==> 07-01 <==
==> flow/design.v <==
module Cfu (
    input               cmd_valid,
    output              cmd_ready,
    input      [9:0]    cmd_payload_function_id,
    input      [31:0]   cmd_payload_inputs_0,
    input      [31:0]   cmd_payload_inputs_1,
    output reg          rsp_valid,
    input               rsp_ready,
    output reg [31:0]   rsp_payload_outputs_0,
    input               reset,
    input               clk
);
    wire signed [15:0] prod_0, prod_1, prod_2, prod_3;
    assign prod_0 = ($signed(cmd_payload_inputs_0[7:0])) * $signed(cmd_payload_inputs_1[7:0]);
    assign prod_1 = ($signed(cmd_payload_inputs_0[15:8])) * $signed(cmd_payload_inputs_1[15:8]);
    assign prod_2 = ($signed(cmd_payload_inputs_0[23:16])) * $signed(cmd_payload_inputs_1[23:16]);
    assign prod_3 = ($signed(cmd_payload_inputs_0[31:24])) * $signed(cmd_payload_inputs_1[31:24]);
    wire signed [31:0] sum_prods;
    assign sum_prods = prod_0 + prod_1 + prod_2 + prod_3;
    assign cmd_ready = ~rsp_valid;   
    always @(posedge clk) begin
        if (reset) begin
            rsp_payload_outputs_0 <= 32'b0;
            rsp_valid <= 1'b0;
        end else if (rsp_valid) begin
                rsp_valid <= ~rsp_ready;
            end else if (cmd_valid) begin
                    rsp_valid <= 1'b1;
                    rsp_payload_outputs_0 <= |cmd_payload_function_id[9:3]
                        ? 32'b0
                        : rsp_payload_outputs_0 + sum_prods;
                end
            end
endmodule
==> flow/run.sh <==
#!/bin/bash
# the make line also repeats each setting of config.mk as NAME=value (left out here)
make -C /OpenROAD-flow-scripts/flow DESIGN_CONFIG=/design/flow/config.mk WORK_HOME=/design/flow/orfs CLKGATE_MAP_FILE= finish
==> flow/config.mk <==
export PLATFORM = sky130hd
export DESIGN_NAME = Cfu
export DESIGN_NICKNAME = Cfu
export VERILOG_FILES = /design/flow/design.v
export SDC_FILE = /design/flow/constraint.sdc
export NUM_CORES = 4
export LEC_CHECK = 0
export CAP_MARGIN = 20
export CORE_MARGIN = 2
export CORE_UTILIZATION = 71
export CTS_CLUSTER_SIZE = 37
export HOLD_SLACK_MARGIN = -0.08
export SETUP_SLACK_MARGIN = 1.19
export SLEW_MARGIN = 20
export TNS_END_PERCENT = 5
==> flow/constraint.sdc <==
create_clock -name core_clock -period 9.86 [get_ports {clk}]
set_input_delay 1.9720 -clock core_clock [delete_from_list [all_inputs] [get_ports {clk}]]
set_output_delay 1.9720 -clock core_clock [all_outputs]
set_load 0.01 [all_outputs]
==> inputs of 07-02, as changes to 07-01 <==
--- a/flow/config.mk
+++ b/flow/config.mk
@@ -8,8 +8,7 @@
 export CAP_MARGIN = 20
 export CORE_MARGIN = 2
 export CORE_UTILIZATION = 71
-export CTS_CLUSTER_SIZE = 37
-export HOLD_SLACK_MARGIN = -0.08
-export SETUP_SLACK_MARGIN = 1.19
+export CTS_CLUSTER_DIAMETER = 27
+export CTS_CLUSTER_SIZE = 68
+export PLACE_DENSITY_LB_ADDON = 0.24
 export SLEW_MARGIN = 20
-export TNS_END_PERCENT = 5
==> flow/constraint.sdc (replaced) <==
create_clock -name core_clock -period 9.96 [get_ports {clk}]
set_input_delay 1.9920 -clock core_clock [delete_from_list [all_inputs] [get_ports {clk}]]
set_output_delay 1.9920 -clock core_clock [all_outputs]
set_load 0.01 [all_outputs]
==> inputs of 11-04, as changes to 07-01 <==
==> flow/config.mk (replaced) <==
export PLATFORM = sky130hd
export DESIGN_NAME = Cfu
export DESIGN_NICKNAME = Cfu
export VERILOG_FILES = /design/flow/design.v
export SDC_FILE = /design/flow/constraint.sdc
export NUM_CORES = 4
export LEC_CHECK = 0
export CAP_MARGIN = 20
export CORE_MARGIN = 2
export CORE_UTILIZATION = 66
export CTS_CLUSTER_DIAMETER = 27
export SLEW_MARGIN = 20
==> notes <==
- Via count: 11-04 is lower than 07-01 (about 7%).
- Non-clock buffer count: 07-01 is lower than 11-04 (4).
- Between 11-04 and 07-01, the lower count of clock-buffer cells in the layout is in 11-04 (gap 1).
- Against 07-01, the final cell count of 11-04 is larger by 0.58%.
- 07-02 aborted during global routing (GRT-0232). 11-04 finished but fails on negative setup slack. 07-01 ran to the end with violations: negative setup slack.
- Of 11-04 and 07-01, 07-01 has the higher routed wire length (gap 12%, measured against 07-01).
==> figures <==
| metric | 07-02 | 11-04 | 07-01 |
|---|---|---|---|
| Count of non-filler cells in the finished layout | - | 2082 | 2070 |
| Status | did not finish | finished with violations | finished with violations |
| Stage where the flow stopped | global routing | - | - |
| Reasons for failing layout checks | - | negative setup slack | negative setup slack |
| Width of the chip | 143 um | 149 um | 143 um |
| Half-perimeter wire length after detailed placement | 31.8 mm | 28.6 mm | 31.8 mm |
| Quantity of gates resized following cts | 310 | 371 | 97 |
| Routed length on met1 | - | 14.8 mm | 15.0 mm |
| Count of buffering cells on the critical path with inverters included | - | 9 | 10 |
| Critical path's largest stage delay | - | 0.60 ns | 0.61 ns |
| WL per Instance | - | 19.2 um | 21.9 um |
| Clock Latency Late Sink | - | 0.30 ns | 0.29 ns |

* * *

==> sierra <==
// Cfu: RTL as listed in full above, without the edits since
export LEC_CHECK = 0
export CAP_MARGIN = 20
export CORE_MARGIN = 2
export CORE_UTILIZATION = 72
export CTS_CLUSTER_DIAMETER = 28
export CTS_CLUSTER_SIZE = 25
export GPL_ROUTABILITY_DRIVEN = 1
export MAX_ROUTING_LAYER = met5
export MIN_ROUTING_LAYER = met1
export PLACE_DENSITY_LB_ADDON = 0.24
export SETUP_SLACK_MARGIN = 1.35
export SLEW_MARGIN = 40
create_clock -name core_clock -period 10.7 [get_ports {clk}]
run.sh (not shown) runs the stock make flow with config.mk's settings and CLKGATE_MAP_FILE=.
==> onyx (differences from sierra) <==
Settings changed: ABC_AREA from default to 1, CORE_UTILIZATION 72 to 71, CTS_CLUSTER_DIAMETER 28 to 219, CTS_CLUSTER_SIZE 25 to 10, GPL_ROUTABILITY_DRIVEN 1 to default, MAX_ROUTING_LAYER met5 to default, MIN_ROUTING_LAYER met1 to default, SETUP_SLACK_MARGIN 1.35 to default, SLEW_MARGIN 40 to 20, TNS_END_PERCENT from default to 5.
==> flow/constraint.sdc (replaced) <==
create_clock -name core_clock -period 9.92 [get_ports {clk}]
set_input_delay 1.9840 -clock core_clock [delete_from_list [all_inputs] [get_ports {clk}]]
set_output_delay 1.9840 -clock core_clock [all_outputs]
set_load 0.01 [all_outputs]
==> willow (differences from sierra) <==
Settings changed: CTS_CLUSTER_DIAMETER 28 to 388, CTS_CLUSTER_SIZE 25 to 10, GPL_ROUTABILITY_DRIVEN 1 to default, HOLD_SLACK_MARGIN from default to 0.3, MAX_ROUTING_LAYER met5 to default, MIN_ROUTING_LAYER met1 to default, PLACE_DENSITY from default to 0.36, PLACE_DENSITY_LB_ADDON 0.24 to default, SETUP_SLACK_MARGIN 1.35 to default, SLEW_MARGIN 40 to 20, TNS_END_PERCENT from default to 5.
==> flow/constraint.sdc (replaced) <==
create_clock -name core_clock -period 5.45 [get_ports {clk}]
set_input_delay 1.0900 -clock core_clock [delete_from_list [all_inputs] [get_ports {clk}]]
set_output_delay 1.0900 -clock core_clock [all_outputs]
set_load 0.01 [all_outputs]
==> flow_summary.rst <==
Run summary
-----------

.. list-table::
   :header-rows: 1

   * - Metric
     - Value
   * - Total congestion overflow
     - 0
   * - Outcome
     - failed layout checks
   * - Post-route worst setup slack
     - -0.262 ns
   * - Worst Setup Slack post-DPL
     - -0.578 ns
   * - Fraction of synthesized cell area in xor and xnor cells
     - 0.820%
   * - Die width
     - 149 um
   * - Met1 capacity usage during global routing
     - 50.3%
   * - Total cell area at the placement stage
     - about 18000 um^2
   * - Starting density of the core
     - slightly above 70%
   * - Buffers inserted during post-CTS setup optimization
     - 0
   * - Final setup vio count
     - 19
   * - Number of cells produced by synthesis
     - 1959
   * - Layout violations
     - setup timing
   * - Area share of and/or/nand/nor cells after synthesis
     - 18.3%
   * - Placer Congestion
     - 0.925
   * - Area figure in the yosys stat output
     - roughly 15000 um^2
That was onyx.
==> flow_summary.rst <==
Run summary
-----------

.. list-table::
   :header-rows: 1

   * - Metric
     - Value
   * - Worst Setup Slack post-DPL
     - -0.544 ns
   * - Area share of and/or/nand/nor cells after synthesis
     - about 15%
   * - Met1 capacity usage during global routing
     - 83.0%
   * - Number of cells produced by synthesis
     - about 1500
   * - Most common cell in the synthesized netlist
     - inv_1
   * - Die width
     - 142 um
   * - Error that halted the flow
     - [ERROR GRT-0232] Routing congestion too high. Check the congestion heatmap in the GUI.
   * - Fraction of synthesized cell area in xor and xnor cells
     - 2.66%
   * - Synthesized area
     - 13800 um^2
   * - Total congestion overflow
     - 210
   * - Area figure in the yosys stat output
     - 13800 um^2
   * - Total cell area at the placement stage
     - 16200 um^2
   * - Buffers inserted during post-CTS setup optimization
     - 59
   * - Stage reached
     - 5_1_grt
   * - Placer Congestion
     - around 0.94
   * - Outcome
     - did not finish
   * - Number of rows in the core area
     - 50
That was sierra.
==> flow_summary.rst <==
Run summary
-----------

.. list-table::
   :header-rows: 1

   * - Metric
     - Value
   * - Worst Setup Slack post-DPL
     - -4.67 ns
   * - Outcome
     - failed layout checks
   * - Area figure in the yosys stat output
     - 13800 um^2
   * - Buffers inserted during post-CTS setup optimization
     - 9
   * - Total cell area at the placement stage
     - 16700 um^2
   * - Post-route worst setup slack
     - -4.68 ns
   * - Met1 capacity usage during global routing
     - 53.3%
   * - Layout violations
     - setup timing
   * - Placer Congestion
     - 0.929
   * - Area share of and/or/nand/nor cells after synthesis
     - 14.6%
   * - Number of cells produced by synthesis
     - roughly 1500
   * - Final setup vio count
     - 29
That was willow.

* * *

==> inputs of run a <==
Starts from the design.v that is shown in full above.
Settings: LEC_CHECK=0, CAP_MARGIN=20, CORE_MARGIN=2, CORE_UTILIZATION=71, PLACE_DENSITY_LB_ADDON=0.24, SLEW_MARGIN=20, TNS_END_PERCENT=5; clock period 9.92 ns.
==> run b (differences from run a) <==
--- a/flow/config.mk
+++ b/flow/config.mk
@@ -7,7 +7,8 @@
 export LEC_CHECK = 0
 export CAP_MARGIN = 20
 export CORE_MARGIN = 2
-export CORE_UTILIZATION = 71
-export PLACE_DENSITY_LB_ADDON = 0.24
+export CORE_UTILIZATION = 40
+export GPL_TIMING_DRIVEN = 0
+export HOLD_SLACK_MARGIN = 0.23
+export MAX_ROUTING_LAYER = met4
 export SLEW_MARGIN = 20
-export TNS_END_PERCENT = 5
==> flow/constraint.sdc (replaced) <==
create_clock -name core_clock -period 12.0 [get_ports {clk}]
set_input_delay 2.4000 -clock core_clock [delete_from_list [all_inputs] [get_ports {clk}]]
set_output_delay 2.4000 -clock core_clock [all_outputs]
set_load 0.01 [all_outputs]
==> run c (differences from run a) <==
--- a/flow/config.mk
+++ b/flow/config.mk
@@ -8,6 +8,7 @@
 export CAP_MARGIN = 20
 export CORE_MARGIN = 2
 export CORE_UTILIZATION = 71
+export CTS_CLUSTER_DIAMETER = 27
+export CTS_CLUSTER_SIZE = 15
 export PLACE_DENSITY_LB_ADDON = 0.24
 export SLEW_MARGIN = 20
-export TNS_END_PERCENT = 5
==> flow/constraint.sdc (replaced) <==
create_clock -name core_clock -period 9.96 [get_ports {clk}]
set_input_delay 1.9920 -clock core_clock [delete_from_list [all_inputs] [get_ports {clk}]]
set_output_delay 1.9920 -clock core_clock [all_outputs]
set_load 0.01 [all_outputs]
==> run d (differences from run a) <==
--- a/flow/config.mk
+++ b/flow/config.mk
@@ -8,6 +8,7 @@
 export CAP_MARGIN = 20
 export CORE_MARGIN = 2
 export CORE_UTILIZATION = 71
+export CTS_CLUSTER_DIAMETER = 27
 export PLACE_DENSITY_LB_ADDON = 0.24
 export SLEW_MARGIN = 20
 export TNS_END_PERCENT = 5
==> flow/constraint.sdc (replaced) <==
create_clock -name core_clock -period 9.96 [get_ports {clk}]
set_input_delay 1.9920 -clock core_clock [delete_from_list [all_inputs] [get_ports {clk}]]
set_output_delay 1.9920 -clock core_clock [all_outputs]
set_load 0.01 [all_outputs]
==> results <==
| item | run d | run b | run c | run a |
|---|---|---|---|---|
| Outcome | failed layout checks | timing/DRC/antenna clean | did not finish | failed layout checks |
| Failing step | - | - | global routing | - |
| Layout check failures | setup timing | - | - | setup timing |
| Non-clock buffering overhead in the final layout | 15.11% | 7.280% | - | 14.43% |
| Hold slack | 0.4828 ns | 0.4848 ns | - | 0.4750 ns |
| Number of nets in the finished design | 2,329 | 2,135 | - | 2,329 |
| Met2 routed WL | 22,080 µm | 15,780 µm | - | 24,260 µm |
| Highest signal layer in the routed design | met4 | met4 | - | met4 |
| Tap Count | 260 | 455 | - | 260 |
| Clock buffer and inverter area fraction after layout | 1.004% | 1.095% | - | 0.9980% |
| Number of inverters outside the clock class in the layout | 389 | 389 | - | 389 |
| Critical path origin | cmd_payload_inputs_1[19] | cmd_payload_inputs_0[31] | - | cmd_payload_inputs_0[28] |
| Hold wc startpoint | rsp_payload_outputs_0[5]$_SDFFE_PP0P_ | rsp_payload_outputs_0[26]$_SDFFE_PP0P_ | - | rsp_payload_outputs_0[16]$_SDFFE_PP0P_ |
| Routability cong. | 0.9383 | 0.8506 | 0.9383 | 0.9334 |
| CP max stage cell | sky130_fd_sc_hd__fa_1 | sky130_fd_sc_hd__fa_1 | - | sky130_fd_sc_hd__fa_1 |
| CP Data Arrival Time | 10.85 ns | 11.64 ns | - | 10.98 ns |
| Met1 WL | 14,260 µm | 14,420 µm | - | 15,090 µm |
| Total setup buffers inserted after CTS | 22 | 0 | 42 | 25 |
| Fraction of area in multi-input gates | 69.63% | 74.43% | - | 70.39% |
